==> exp/raven: inputs <==
## ahb_lite_fir_filter
module ahb_lite_fir_filter(
    input clk,
          n_rst,
    input logic hsel,
    input logic [3:0] haddr,
    input logic hsize,
    input logic [1:0] htrans,
    input logic hwrite,
    input logic [15:0] hwdata,
    output logic [15:0] hrdata,
    output logic hresp
);
==> flow/config.mk <==
export PLATFORM = sky130hd
export DESIGN_NAME = ahb_lite_fir_filter
export DESIGN_NICKNAME = ahb_lite_fir_filter
export VERILOG_FILES = /design/flow/design.v
export SDC_FILE = /design/flow/constraint.sdc
export NUM_CORES = 4
export LEC_CHECK = 0
export CAP_MARGIN = 30
export CELL_PAD_IN_SITES_GLOBAL_PLACEMENT = 2
export CORE_ASPECT_RATIO = 0.55
export CORE_MARGIN = 2
export CORE_UTILIZATION = 38
export CTS_CLUSTER_DIAMETER = 260
export GPL_ROUTABILITY_DRIVEN = 0
export HOLD_SLACK_MARGIN = 0.26
export PLACE_DENSITY_LB_ADDON = 0.26
export SLEW_MARGIN = 20
==> flow/constraint.sdc <==
create_clock -name core_clock -period 9.0 [get_ports {clk}]
set_input_delay 1.8000 -clock core_clock [delete_from_list [all_inputs] [get_ports {clk}]]
set_output_delay 1.8000 -clock core_clock [all_outputs]
set_load 0.01 [all_outputs]
run.sh (not shown) runs the stock make flow with config.mk's settings and CLKGATE_MAP_FILE=.
==> inputs of exp/nickel, as changes to exp/raven <==
==> flow/config.mk (replaced) <==
export PLATFORM = sky130hd
export DESIGN_NAME = ahb_lite_fir_filter
export DESIGN_NICKNAME = ahb_lite_fir_filter
export VERILOG_FILES = /design/flow/design.v
export SDC_FILE = /design/flow/constraint.sdc
export NUM_CORES = 4
export LEC_CHECK = 0
export ABC_AREA = 1
export CAP_MARGIN = 20
export CELL_PAD_IN_SITES_GLOBAL_PLACEMENT = 0
export CORE_ASPECT_RATIO = 0.9
export CORE_MARGIN = 2
export CORE_UTILIZATION = 72
export CTS_CLUSTER_SIZE = 29
export GPL_ROUTABILITY_DRIVEN = 1
export GPL_TIMING_DRIVEN = 1
export HOLD_SLACK_MARGIN = 0.3
export MAX_ROUTING_LAYER = met5
export PLACE_DENSITY_LB_ADDON = 0.21
export SETUP_SLACK_MARGIN = -0.3
export SLEW_MARGIN = 35
==> flow/constraint.sdc (replaced) <==
create_clock -name core_clock -period 3.89 [get_ports {clk}]
set_input_delay 0.7780 -clock core_clock [delete_from_list [all_inputs] [get_ports {clk}]]
set_output_delay 0.7780 -clock core_clock [all_outputs]
set_load 0.01 [all_outputs]
==> inputs of exp/cedar, as changes to exp/raven <==
==> flow/config.mk (replaced) <==
export PLATFORM = sky130hd
export DESIGN_NAME = ahb_lite_fir_filter
export DESIGN_NICKNAME = ahb_lite_fir_filter
export VERILOG_FILES = /design/flow/design.v
export SDC_FILE = /design/flow/constraint.sdc
export NUM_CORES = 4
export LEC_CHECK = 0
export CAP_MARGIN = 20
export CORE_MARGIN = 2
export CORE_UTILIZATION = 64
export SLEW_MARGIN = 20
==> flow/constraint.sdc (replaced) <==
create_clock -name core_clock -period 7.84 [get_ports {clk}]
set_input_delay 1.5680 -clock core_clock [delete_from_list [all_inputs] [get_ports {clk}]]
set_output_delay 1.5680 -clock core_clock [all_outputs]
set_load 0.01 [all_outputs]
==> comparison <==
Of exp/cedar and exp/nickel, exp/nickel has the higher synthesized cell count (gap 20%, measured against exp/nickel). In exp/cedar the worst setup slack is worse than in exp/raven, by 0.73 ns. Between exp/raven and exp/cedar, the lower critical path depth is in exp/raven (gap 5). In exp/raven the combinational power is smaller than in exp/cedar, by about 10%. Of exp/cedar and exp/raven, exp/raven has the higher register-to-register slack (gap 0.73 ns). Against exp/cedar, the sequential power of exp/raven is smaller by about 13%. Between exp/cedar and exp/raven, the lower design area is in exp/raven (gap 11%, measured against exp/raven). exp/raven finished clean. exp/nickel did not get past global routing (5_1_grt) on GRT-0116. exp/cedar reached the layout checks and failed them: negative setup slack. Of exp/raven and exp/cedar, exp/cedar has the higher core utilization (gap 38 points).
==> figures <==
| item | exp/nickel | exp/raven | exp/cedar |
|---|---|---|---|
| Run status | did not finish | timing/DRC/antenna clean | failed layout checks |
| Last stage reached | global routing (5_1_grt) | - | - |
| Violated checks | - | - | negative setup slack |
| Later-pin clock latency in the skew report | - | 0.58 ns | 0.60 ns |
| Arrival time at the worst endpoint | - | 9.26 ns | 8.83 ns |
| Post-Synth XOR/XNOR Area | 0.751% | 1.11% | 1.11% |
| Flop area | - | 10500 sq um | 10500 sq um |
| Placed Instances | 5505 | 4685 | 4454 |
| Hold-fix buffers, CTS | 1 | 0 | 0 |
| Inverter count | - | 290 | 290 |
| Clock-cell share | - | 3.74% | 3.30% |
| Most common cell on crit path | - | sky130_fd_sc_hd__fa_1 | sky130_fd_sc_hd__buf_6 |
| Group drawing the most power | - | registers | registers |
| Kind of start point of the critical path | - | register | register |
| Remaining design rule violation count | - | 0 | 0 |
| Height of the die | 206 microns | 220 microns | 228 microns |
| Endpoint of the worst register-to-register path | - | FF.B1.curstate[18] | FF.D1.RF.regs_matrix[4][13] |
| Max-slew violations | - | 0 | 0 |
| Nets | - | 3960 | 4282 |

---

==> inputs of pepper <==
ahb_lite_fir_filter again, from the RTL that the note above started with.
Settings: LEC_CHECK=0, ABC_AREA=0, CAP_MARGIN=20, CORE_MARGIN=2, CORE_UTILIZATION=67, CTS_CLUSTER_DIAMETER=375, CTS_CLUSTER_SIZE=22, HOLD_SLACK_MARGIN=-0.08, SETUP_SLACK_MARGIN=1.23, SLEW_MARGIN=20; clock period 4.77 ns.
==> violet (differences from pepper) <==
- ABC_AREA: 0 -> 1
- CORE_UTILIZATION: 67 -> 71
- CTS_CLUSTER_DIAMETER: 375 -> 243
- CTS_CLUSTER_SIZE: 22 -> 15
- HOLD_SLACK_MARGIN: -0.08 -> unset
- MAX_ROUTING_LAYER: unset -> met4
- PLACE_DENSITY_LB_ADDON: unset -> 0.01
- SETUP_SLACK_MARGIN: 1.23 -> unset
==> flow/constraint.sdc (replaced) <==
create_clock -name core_clock -period 7.84 [get_ports {clk}]
set_input_delay 1.5680 -clock core_clock [delete_from_list [all_inputs] [get_ports {clk}]]
set_output_delay 1.5680 -clock core_clock [all_outputs]
set_load 0.01 [all_outputs]
==> yarrow (differences from pepper) <==
- ABC_AREA: 0 -> 1
- CAP_MARGIN: 20 -> 30
- CELL_PAD_IN_SITES_GLOBAL_PLACEMENT: unset -> 1
- CORE_ASPECT_RATIO: unset -> 0.96
- CORE_UTILIZATION: 67 -> 63
- CTS_CLUSTER_DIAMETER: 375 -> 254
- CTS_CLUSTER_SIZE: 22 -> unset
- GPL_ROUTABILITY_DRIVEN: unset -> 0
- GPL_TIMING_DRIVEN: unset -> 0
- HOLD_SLACK_MARGIN: -0.08 -> 0.25
- PLACE_DENSITY_LB_ADDON: unset -> 0.12
- SETUP_SLACK_MARGIN: 1.23 -> unset
- TNS_END_PERCENT: unset -> 30
==> flow/constraint.sdc (replaced) <==
create_clock -name core_clock -period 12.0 [get_ports {clk}]
set_input_delay 2.4000 -clock core_clock [delete_from_list [all_inputs] [get_ports {clk}]]
set_output_delay 2.4000 -clock core_clock [all_outputs]
set_load 0.01 [all_outputs]
==> amber (differences from pepper) <==
- ABC_AREA: 0 -> unset
- CORE_UTILIZATION: 67 -> 40
- CTS_CLUSTER_DIAMETER: 375 -> unset
- CTS_CLUSTER_SIZE: 22 -> unset
- HOLD_SLACK_MARGIN: -0.08 -> unset
- SETUP_SLACK_MARGIN: 1.23 -> unset
==> flow/constraint.sdc (replaced) <==
create_clock -name core_clock -period 12.0 [get_ports {clk}]
set_input_delay 2.4000 -clock core_clock [delete_from_list [all_inputs] [get_ports {clk}]]
set_output_delay 2.4000 -clock core_clock [all_outputs]
set_load 0.01 [all_outputs]
==> summary of the runs <==
amber completed without violations. violet ran to the end with violations: setup timing. pepper ended with an error in global routing (5_1_grt). yarrow stopped in global placement without I/O (3_1_place_gp_skip_io), error FLW-0024. Between amber and violet, the lower wire length is in amber (gap about 15%, measured against violet). Between amber and violet, the lower utilization is in amber (gap 41 points). Between violet and amber, the lower count of clock-buffer cells in the layout is in violet (gap 15). Of amber and violet, violet has the higher non-clock buffer count (gap 297). Against yarrow, the die size of amber is higher by about 54%. Between violet and amber, the lower maximum frequency is in amber (gap about 16%, measured against amber). Of yarrow and pepper, yarrow has the higher synthesized cell count (gap about 24%, measured against pepper). Against violet, the register-to-register slack of amber is better by 2800 ps. Against amber, the setup slack of violet is worse by 2800 ps.
==> figures <==
Flop Count: violet 420; yarrow -; amber 420; pepper -
CP Class: violet flop to flop; yarrow -; amber flop to flop; pepper -
Syn nets: violet 4740; yarrow 4740; amber 3881; pepper 3881
Proportion of cell area spent on the clock network: violet 2.14%; yarrow -; amber 4.55%; pepper -
Share of the synthesized netlist area taken by xor and xnor gates: violet 0.751%; yarrow 0.751%; amber 1.11%; pepper 1.11%
Detailed-route wire length per cell: violet 26.8 µm; yarrow -; amber 26.1 µm; pepper -
First-iteration detailed-routing DRC count: violet 6675; yarrow -; amber 3367; pepper -
Mapped Avg Cell Area: violet 7.45 µm²; yarrow 7.45 µm²; amber 9.15 µm²; pepper 9.15 µm²
Netlist area before placement: violet 32700 µm²; yarrow 32700 µm²; amber 32200 µm²; pepper 32200 µm²
Run status: violet finished with violations; yarrow stopped before the end; amber timing/DRC/antenna clean; pepper stopped before the end
Stage where the flow stopped: violet -; yarrow global placement without I/O (3_1_place_gp_skip_io); amber -; pepper global routing (5_1_grt)
Layout check failures: violet setup timing; yarrow -; amber -; pepper -
Number of multi-input combinational cells in the layout: violet 3157; yarrow -; amber 2590; pepper -
Relative contribution of the clock network to total power: violet 35.3%; yarrow -; amber 45.5%; pepper -
Power in combinational cells: violet 0.447 mW; yarrow -; amber 0.299 mW; pepper -
Detailed Route WL: violet 142000 µm; yarrow -; amber 120000 µm; pepper -
CTS tree: violet done; yarrow -; amber done; pepper -
Yosys adder share: violet 17.2%; yarrow 17.2%; amber 17.4%; pepper 17.4%
Cells after synthesis: violet 4382; yarrow 4382; amber 3523; pepper 3523
Number of warnings in the stage logs: violet 51; yarrow -; amber 52; pepper -
Number of vias in the routed layout: violet 36409; yarrow -; amber 27820; pepper -
Power and IR drop assume default switching activity.
